==> job 6784: inputs <==
==> flow/design.v <==
module ALU(
    input [31:0] A, B,
    input [2:0] ALUControl,
    output Carry, OverFlow, Zero, Negative,
    output [31:0] Result
);
    wire [31:0] B_inv;
    wire [32:0] Sum_result;
    wire is_sub;
    assign is_sub = (ALUControl == 3'b001);
    assign B_inv = is_sub ? ~B : B;
    assign Sum_result = A + B_inv + is_sub;
    reg [31:0] Result_reg;
    reg Cout_reg, OverFlow_reg;
    always @(*) begin
        Result_reg = 32'h0;
        Cout_reg = 1'b0;
        OverFlow_reg = 1'b0;
        case (ALUControl)
            3'b000: begin  
                Result_reg = Sum_result[31:0];
                Cout_reg = Sum_result[32];
                OverFlow_reg = (A[31] == B[31]) && (Result_reg[31] != A[31]);
            end
            3'b001: begin  
                Result_reg = Sum_result[31:0];
                Cout_reg = Sum_result[32];
                OverFlow_reg = (A[31] != B[31]) && (Result_reg[31] != A[31]);
            end
            3'b010: Result_reg = A & B;    
            3'b011: Result_reg = A | B;    
            3'b100: Result_reg = A ^ B;    
            3'b101: Result_reg = ($signed(A) < $signed(B)) ? 32'b1 : 32'b0;  
            3'b110: Result_reg = A << B[4:0];  
            3'b111: Result_reg = A >> B[4:0];  
            default: Result_reg = 32'h0;
        endcase
    end
    assign Result   = Result_reg;
    assign Zero     = (Result_reg == 32'b0);
    assign Negative = Result_reg[31];
    assign Carry    = Cout_reg;
    assign OverFlow = OverFlow_reg;
endmodule
`timescale 1ns / 1ps
module ALU_ft (
    input              clk,
    input              rst,
    input      [31:0]  A,
    input      [31:0]  B,
    input      [2:0]   ALUControl,
    output reg [31:0]  Result,
    output reg         Zero,
    output reg         Carry,
    output reg         OverFlow,
    output reg         Negative,
    output reg         fault_detected_out
);
    wire [31:0] alu_res;
    wire alu_z, alu_c, alu_v, alu_n;
    ALU u_alu (
        .A(A),
        .B(B),
        .ALUControl(ALUControl),
        .Result(alu_res),
        .Zero(alu_z),
        .Carry(alu_c),
        .OverFlow(alu_v),
        .Negative(alu_n)
    );
    reg [31:0] res_t1;
    reg [31:0] res_t2;
    localparam STAGE1 = 2'b00;
    localparam STAGE2 = 2'b01;
    localparam STAGE3 = 2'b10;
    reg [1:0] state;
    always @(posedge clk or negedge rst) begin
        if (!rst) begin
            state              <= STAGE1;
            fault_detected_out <= 1'b0;
            res_t1             <= 32'b0;
            res_t2             <= 32'b0;
            Result             <= 32'b0;
            Zero               <= 1'b0;
            Carry              <= 1'b0;
            OverFlow           <= 1'b0;
            Negative           <= 1'b0;
        end
        else begin
            case (state)
                STAGE1: begin
                    res_t1 <= alu_res;           
                    fault_detected_out <= 1'b0;
                    state <= STAGE2;
                end
                STAGE2: begin
                    res_t2 <= alu_res;           
                    if (res_t2 == res_t1) begin
                        Result   <= alu_res;
                        Zero     <= alu_z;
                        Carry    <= alu_c;
                        OverFlow <= alu_v;
                        Negative <= alu_n;
                        state    <= STAGE1;
                    end
                    else begin
                        fault_detected_out <= 1'b1;
                        state <= STAGE3;
                    end
                end
                STAGE3: begin
                    Result   <= alu_res;
                    Zero     <= alu_z;
                    Carry    <= alu_c;
                    OverFlow <= alu_v;
                    Negative <= alu_n;
                    state <= STAGE1;
                end
            endcase
        end
    end
endmodule
==> flow/run.sh <==
#!/bin/bash
# the make line also repeats each setting of config.mk as NAME=value (left out here)
make -C /OpenROAD-flow-scripts/flow DESIGN_CONFIG=/design/flow/config.mk WORK_HOME=/design/flow/orfs CLKGATE_MAP_FILE= finish
==> flow/config.mk <==
export PLATFORM = sky130hd
export DESIGN_NAME = ALU_ft
export DESIGN_NICKNAME = ALU_ft
export VERILOG_FILES = /design/flow/design.v
export SDC_FILE = /design/flow/constraint.sdc
export NUM_CORES = 4
export LEC_CHECK = 0
export ABC_AREA = 1
export CAP_MARGIN = 20
export CORE_MARGIN = 5
export CORE_UTILIZATION = 40
export CTS_CLUSTER_SIZE = 35
export GPL_ROUTABILITY_DRIVEN = 0
export GPL_TIMING_DRIVEN = 0
export MAX_ROUTING_LAYER = met5
export MIN_ROUTING_LAYER = met1
export PLACE_DENSITY_LB_ADDON = 0.1
export SLEW_MARGIN = 40
==> flow/constraint.sdc <==
create_clock -name core_clock -period 4.71 [get_ports {clk}]
set_input_delay 0.9420 -clock core_clock [delete_from_list [all_inputs] [get_ports {clk}]]
set_output_delay 0.9420 -clock core_clock [all_outputs]
set_load 0.01 [all_outputs]
==> job 5817: changes against job 6784 <==
==> flow/config.mk (replaced) <==
export PLATFORM = sky130hd
export DESIGN_NAME = ALU_ft
export DESIGN_NICKNAME = ALU_ft
export VERILOG_FILES = /design/flow/design.v
export SDC_FILE = /design/flow/constraint.sdc
export NUM_CORES = 4
export LEC_CHECK = 0
export CAP_MARGIN = 30
export CORE_MARGIN = 2
export CORE_UTILIZATION = 65
export CTS_CLUSTER_DIAMETER = 213
export CTS_CLUSTER_SIZE = 33
export SLEW_MARGIN = 30
==> flow/constraint.sdc (replaced) <==
create_clock -name core_clock -period 4.85 [get_ports {clk}]
set_input_delay 0.9700 -clock core_clock [delete_from_list [all_inputs] [get_ports {clk}]]
set_output_delay 0.9700 -clock core_clock [all_outputs]
set_load 0.01 [all_outputs]
==> job 4042: changes against job 6784 <==
==> flow/config.mk (replaced) <==
export PLATFORM = sky130hd
export DESIGN_NAME = ALU_ft
export DESIGN_NICKNAME = ALU_ft
export VERILOG_FILES = /design/flow/design.v
export SDC_FILE = /design/flow/constraint.sdc
export NUM_CORES = 4
export LEC_CHECK = 0
export ABC_AREA = 1
export CAP_MARGIN = 0
export CORE_MARGIN = 2
export CORE_UTILIZATION = 72
export CTS_CLUSTER_DIAMETER = 298
export CTS_CLUSTER_SIZE = 100
export PLACE_DENSITY = 0.37
export SLEW_MARGIN = 30
export TNS_END_PERCENT = 10
==> flow/constraint.sdc (replaced) <==
create_clock -name core_clock -period 3.61 [get_ports {clk}]
set_input_delay 0.7220 -clock core_clock [delete_from_list [all_inputs] [get_ports {clk}]]
set_output_delay 0.7220 -clock core_clock [all_outputs]
set_load 0.01 [all_outputs]
==> job 6516: changes against job 6784 <==
==> flow/config.mk (replaced) <==
export PLATFORM = sky130hd
export DESIGN_NAME = ALU_ft
export DESIGN_NICKNAME = ALU_ft
export VERILOG_FILES = /design/flow/design.v
export SDC_FILE = /design/flow/constraint.sdc
export NUM_CORES = 4
export LEC_CHECK = 0
export CAP_MARGIN = 30
export CORE_MARGIN = 2
export CORE_UTILIZATION = 72
export CTS_CLUSTER_DIAMETER = 348
export CTS_CLUSTER_SIZE = 99
export SLEW_MARGIN = 30
==> flow/constraint.sdc (replaced) <==
create_clock -name core_clock -period 3.22 [get_ports {clk}]
set_input_delay 0.6440 -clock core_clock [delete_from_list [all_inputs] [get_ports {clk}]]
set_output_delay 0.6440 -clock core_clock [all_outputs]
set_load 0.01 [all_outputs]
==> qor summary <==
item	job 6784	job 4042	job 5817	job 6516
Largest fanout of any net on the critical path	11	-	2	-
Run status	finished clean	stopped before the end	finished with violations	stopped before the end
Last stage reached	-	global routing (5_1_grt)	-	detailed placement (3_5_place_dp)
Layout check failures	-	-	negative setup slack	-
# clk buffers	9	-	10	-
Antenna-violating nets left	0	-	0	-
Yosys cell types	53	53	89	89
Diode count	0	-	2	-
Startpoint Class	input port	-	input port	-
CTS tree	done	-	done	-
Worst-case setup slack after placement	-475 ps	-416 ps	-583 ps	-
Comb group	1340 uW	-	1880 uW	-
Max incr delay on CP	480 ps	-	570 ps	-
Aggregate negative setup slack	0 ps	-	-155 ps	-
GP Congestion	-	1.19	1.21	1.42
Number of cells in the design after placement	2527	2450	2087	-

========
==> v9: inputs <==
Starts from the design.v that is shown in full above.
clock: 4.44 ns
lec_check: 0
cap_margin: 30
cell_pad_in_sites_global_placement: 0
core_margin: 2
core_utilization: 58
max_routing_layer: met4
place_density_lb_addon: 0.15
slew_margin: 30
run.sh (not shown) runs the stock make flow with config.mk's settings and CLKGATE_MAP_FILE=.
==> v8: changes against v9 <==
CELL_PAD_IN_SITES_GLOBAL_PLACEMENT = default   (was 0)
CORE_UTILIZATION = 72   (was 58)
CTS_CLUSTER_DIAMETER = 348   (was default)
CTS_CLUSTER_SIZE = 99   (was default)
MAX_ROUTING_LAYER = default   (was met4)
PLACE_DENSITY = 0.77   (was default)
PLACE_DENSITY_LB_ADDON = default   (was 0.15)
SETUP_SLACK_MARGIN = 0.51   (was default)
==> flow/constraint.sdc (replaced) <==
create_clock -name core_clock -period 3.22 [get_ports {clk}]
set_input_delay 0.6440 -clock core_clock [delete_from_list [all_inputs] [get_ports {clk}]]
set_output_delay 0.6440 -clock core_clock [all_outputs]
set_load 0.01 [all_outputs]
==> qor summary <==
Most area-hungry cell type in the Yosys netlist: v8 dfrtp_1; v9 dfrtp_1
Placeable core region: v8 17960 sq um; v9 22500 sq um
Syn Std Cell Area: v8 13200 sq um; v9 13200 sq um
Most frequently used flop master after synthesis: v8 dfrtp_1; v9 dfrtp_1
AND-OR/OR-AND Cells, Area Fraction: v8 0.2260; v9 0.2260
Result of the run: v8 stopped before the end; v9 finished with violations
Last stage reached: v8 detailed placement; v9 -
Layout check failures: v8 -; v9 negative setup slack
Routability cong.: v8 1.264; v9 1.230
Share of synthesized cell area in full adder, half adder and majority cells: v8 0.1228; v9 0.1228
Yosys Chip Area: v8 13200 sq um; v9 13200 sq um
FFs w/ async S/R, synth: v8 1.000; v9 1.000
Proportion of synthesized chip area in sequential cells: v8 0.1953; v9 0.1953
Initial standard-cell utilization of the core: v8 0.7350; v9 0.5867
IO Port Bufs: v8 105; v9 105
Die x size: v8 139.4 um; v9 154.9 um
Vertical die dimension: v8 139.4 um; v9 154.9 um
Number of instances in the synthesized netlist: v8 1545; v9 1545
Most numerous cell in the Yosys netlist: v8 nor2_1; v9 nor2_1
Row count: v8 49; v9 55
Chip Area: v8 19440 sq um; v9 23990 sq um

========
==> inputs of run E <==
RTL: the design.v shown in full above, as it stands there.
==> flow/config.mk <==
export PLATFORM = sky130hd
export DESIGN_NAME = ALU_ft
export DESIGN_NICKNAME = ALU_ft
export VERILOG_FILES = /design/flow/design.v
export SDC_FILE = /design/flow/constraint.sdc
export NUM_CORES = 4
export LEC_CHECK = 0
export CAP_MARGIN = 20
export CORE_MARGIN = 5
export CORE_UTILIZATION = 40
export CTS_CLUSTER_SIZE = 35
export GPL_TIMING_DRIVEN = 0
export HOLD_SLACK_MARGIN = 0.29
export MAX_ROUTING_LAYER = met4
export MIN_ROUTING_LAYER = met2
export PLACE_DENSITY_LB_ADDON = 0.1
export SLEW_MARGIN = 40
==> flow/constraint.sdc <==
create_clock -name core_clock -period 4.71 [get_ports {clk}]
set_input_delay 0.9420 -clock core_clock [delete_from_list [all_inputs] [get_ports {clk}]]
set_output_delay 0.9420 -clock core_clock [all_outputs]
set_load 0.01 [all_outputs]
==> run H (differences from run E) <==
CAP_MARGIN = 30   (was 20)
CORE_MARGIN = 2   (was 5)
CTS_CLUSTER_DIAMETER = 332   (was not set)
CTS_CLUSTER_SIZE = 84   (was 35)
GPL_TIMING_DRIVEN = not set   (was 0)
HOLD_SLACK_MARGIN = not set   (was 0.29)
MAX_ROUTING_LAYER = not set   (was met4)
MIN_ROUTING_LAYER = not set   (was met2)
PLACE_DENSITY = 0.41   (was not set)
PLACE_DENSITY_LB_ADDON = not set   (was 0.1)
SLEW_MARGIN = 30   (was 40)
==> flow/constraint.sdc (replaced) <==
create_clock -name core_clock -period 6.0 [get_ports {clk}]
set_input_delay 1.2000 -clock core_clock [delete_from_list [all_inputs] [get_ports {clk}]]
set_output_delay 1.2000 -clock core_clock [all_outputs]
set_load 0.01 [all_outputs]
==> run F (differences from run E) <==
CORE_MARGIN = 2   (was 5)
CORE_UTILIZATION = 66   (was 40)
CTS_CLUSTER_SIZE = not set   (was 35)
GPL_TIMING_DRIVEN = not set   (was 0)
HOLD_SLACK_MARGIN = not set   (was 0.29)
MAX_ROUTING_LAYER = not set   (was met4)
MIN_ROUTING_LAYER = not set   (was met2)
PLACE_DENSITY_LB_ADDON = not set   (was 0.1)
SLEW_MARGIN = 20   (was 40)
==> flow/constraint.sdc (replaced) <==
create_clock -name core_clock -period 4.87 [get_ports {clk}]
set_input_delay 0.9740 -clock core_clock [delete_from_list [all_inputs] [get_ports {clk}]]
set_output_delay 0.9740 -clock core_clock [all_outputs]
set_load 0.01 [all_outputs]
==> comparison table <==
Routed metal-1 wire length: run E -; run F 19,700 um; run H 27,000 um
Startpoint of the worst-slack reg-to-reg timing path: run E -; run F res_t1[3]; run H res_t1[30]
Worst-case hold path end point: run E -; run F state[0]; run H state[0]
Final Power: run E -; run F 3.48 mW; run H 2.53 mW
Power drawn by the sequential cells: run E -; run F 860 uW; run H 698 uW
Endpoint required time on the critical path: run E -; run F 5.17 ns; run H 6.29 ns
Result of the run: run E did not finish; run F finished with violations; run H no timing/DRC/antenna violations
Last stage reached: run E 5_1_grt; run F -; run H -
Violated checks: run E -; run F negative setup slack; run H -
Critical path buffers and inverters: run E -; run F 2; run H 2
Die Footprint: run E 0.0367 mm^2; run F 0.0212 mm^2; run H 0.0345 mm^2
Biggest consumer: run E -; run F combinational logic; run H combinational logic
Chip width: run E 192 um; run F 145 um; run H 186 um
Sequential cell count: run E -; run F 103; run H 103
Standby leakage power: run E -; run F 7.68 nW; run H 6.79 nW
Relative contribution of sequential cells to total power: run E -; run F 0.247; run H 0.275

========
==> inputs of wip/xenon <==
RTL: the design.v shown in full above, as it stands there.
==> flow/config.mk <==
export PLATFORM = sky130hd
export DESIGN_NAME = ALU_ft
export DESIGN_NICKNAME = ALU_ft
export VERILOG_FILES = /design/flow/design.v
export SDC_FILE = /design/flow/constraint.sdc
export NUM_CORES = 4
export LEC_CHECK = 0
export CAP_MARGIN = 30
export CORE_MARGIN = 2
export CORE_UTILIZATION = 64
export CTS_CLUSTER_DIAMETER = 354
export CTS_CLUSTER_SIZE = 98
export PLACE_DENSITY = 0.35
export SETUP_SLACK_MARGIN = 0.4
export SLEW_MARGIN = 30
==> flow/constraint.sdc <==
create_clock -name core_clock -period 2.51 [get_ports {clk}]
set_input_delay 0.5020 -clock core_clock [delete_from_list [all_inputs] [get_ports {clk}]]
set_output_delay 0.5020 -clock core_clock [all_outputs]
set_load 0.01 [all_outputs]
==> inputs of wip/raven, as changes to wip/xenon <==
- CORE_UTILIZATION: 64 -> 40
- CTS_CLUSTER_DIAMETER: 354 -> not set
- CTS_CLUSTER_SIZE: 98 -> not set
- PLACE_DENSITY: 0.35 -> not set
- SETUP_SLACK_MARGIN: 0.4 -> not set
==> flow/constraint.sdc (replaced) <==
create_clock -name core_clock -period 6.0 [get_ports {clk}]
set_input_delay 1.2000 -clock core_clock [delete_from_list [all_inputs] [get_ports {clk}]]
set_output_delay 1.2000 -clock core_clock [all_outputs]
set_load 0.01 [all_outputs]
==> notes <==
- wip/raven completed without violations. wip/xenon aborted during 5_1_grt.
- In area after synthesis, wip/raven and wip/xenon do not differ.
- Die area: wip/xenon is smaller than wip/raven (37%).
- In synthesized cell count, wip/raven and wip/xenon do not differ.

========
==> inputs of exp/ember <==
RTL: the design.v shown in full above, as it stands there.
==> flow/config.mk <==
export PLATFORM = sky130hd
export DESIGN_NAME = ALU_ft
export DESIGN_NICKNAME = ALU_ft
export VERILOG_FILES = /design/flow/design.v
export SDC_FILE = /design/flow/constraint.sdc
export NUM_CORES = 4
export LEC_CHECK = 0
export CAP_MARGIN = 30
export CORE_MARGIN = 2
export CORE_UTILIZATION = 25
export SLEW_MARGIN = 30
==> flow/constraint.sdc <==
create_clock -name core_clock -period 5.66 [get_ports {clk}]
set_input_delay 1.1320 -clock core_clock [delete_from_list [all_inputs] [get_ports {clk}]]
set_output_delay 1.1320 -clock core_clock [all_outputs]
set_load 0.01 [all_outputs]
==> inputs of exp/sierra, as changes to exp/ember <==
Settings changed: CAP_MARGIN 30 to 0, CORE_UTILIZATION 25 to 71, CTS_CLUSTER_DIAMETER set to 213, CTS_CLUSTER_SIZE set to 33, PLACE_DENSITY set to 0.66.
==> flow/constraint.sdc (replaced) <==
create_clock -name core_clock -period 4.85 [get_ports {clk}]
set_input_delay 0.9700 -clock core_clock [delete_from_list [all_inputs] [get_ports {clk}]]
set_output_delay 0.9700 -clock core_clock [all_outputs]
set_load 0.01 [all_outputs]
==> inputs of exp/quartz, as changes to exp/ember <==
Settings changed: CORE_UTILIZATION 25 to 72, CTS_CLUSTER_DIAMETER set to 348, CTS_CLUSTER_SIZE set to 99, PLACE_DENSITY set to 0.77, SETUP_SLACK_MARGIN set to 0.96.
==> flow/constraint.sdc (replaced) <==
create_clock -name core_clock -period 3.22 [get_ports {clk}]
set_input_delay 0.6440 -clock core_clock [delete_from_list [all_inputs] [get_ports {clk}]]
set_output_delay 0.6440 -clock core_clock [all_outputs]
set_load 0.01 [all_outputs]
==> inputs of exp/garnet, as changes to exp/ember <==
Settings changed: ABC_AREA set to 1, CORE_UTILIZATION 25 to 72, CTS_CLUSTER_DIAMETER set to 188, CTS_CLUSTER_SIZE set to 95, PLACE_DENSITY set to 0.82, TNS_END_PERCENT set to 5.
==> flow/constraint.sdc (replaced) <==
create_clock -name core_clock -period 3.86 [get_ports {clk}]
set_input_delay 0.7720 -clock core_clock [delete_from_list [all_inputs] [get_ports {clk}]]
set_output_delay 0.7720 -clock core_clock [all_outputs]
set_load 0.01 [all_outputs]
==> comparison table <==
quantity                                              exp/ember              exp/sierra              exp/quartz                  exp/garnet
Result of the run              no timing/DRC/antenna violations  stopped before the end  stopped before the end  complete, but fails checks
Stage where the flow stopped                                  -          global routing      detailed placement                           -
Reasons for failing layout checks                             -                       -                       -        negative setup slack
Cell area power density                            166.3 nW/um2                       -                       -                262.4 nW/um2
Critical hold path startpoint                          state[1]                       -                       -                   Result[7]
Post-Layout Cell Count                                     2409                       -                       -                        2428
Average wire per cell in the routed design             25.38 um                       -                       -                    22.01 um
Fin nets                                                   1915                       -                       -                        2393
Clk pwr                                                0.557 mW                       -                       -                     1.02 mW
Max VDD drop                                           174.3 uV                       -                       -                    283.4 uV
Slew of the pin with the lowest slew margin            1.012 ns                       -                       -                   0.8707 ns
Die Footprint                                         54660 um2               19700 um2               19440 um2                   18750 um2
Tap cells                                                   688                       -                       -                         225
Final Max Slew Viols                                          0                       -                       -                           0
Cell depth of the worst min-delay path                        2                       -                       -                           2
Stage-log warning count                                      91                       -                       -                          93
Top routing layer used                                     met4                       -                       -                        met5
Area grow syn2layout                                     22.70%                       -                       -                      19.62%
Clk pin slew, worst setup/hold paths                    0.06 ns                       -                       -                     0.07 ns
Total power after layout                               2.694 mW                       -                       -                    3.994 mW
Pre-placement core utilization                           25.22%                  73.00%                  73.50%                      73.55%
Worst R2R Path Depth                                         11                       -                       -                          11
Startpoint of the worst register-to-register path     res_t1[3]                       -                       -                  res_t1[21]
Final WL                                               61130 um                       -                       -                    53430 um
CLK BUF                                                      12                       -                       -                          11
Sequential cell area share                               15.94%                       -                       -                      16.94%
Internal power component                               1.594 mW                       -                       -                    2.327 mW
Power figures rest on the tool's default switching activity, not on a simulated workload.
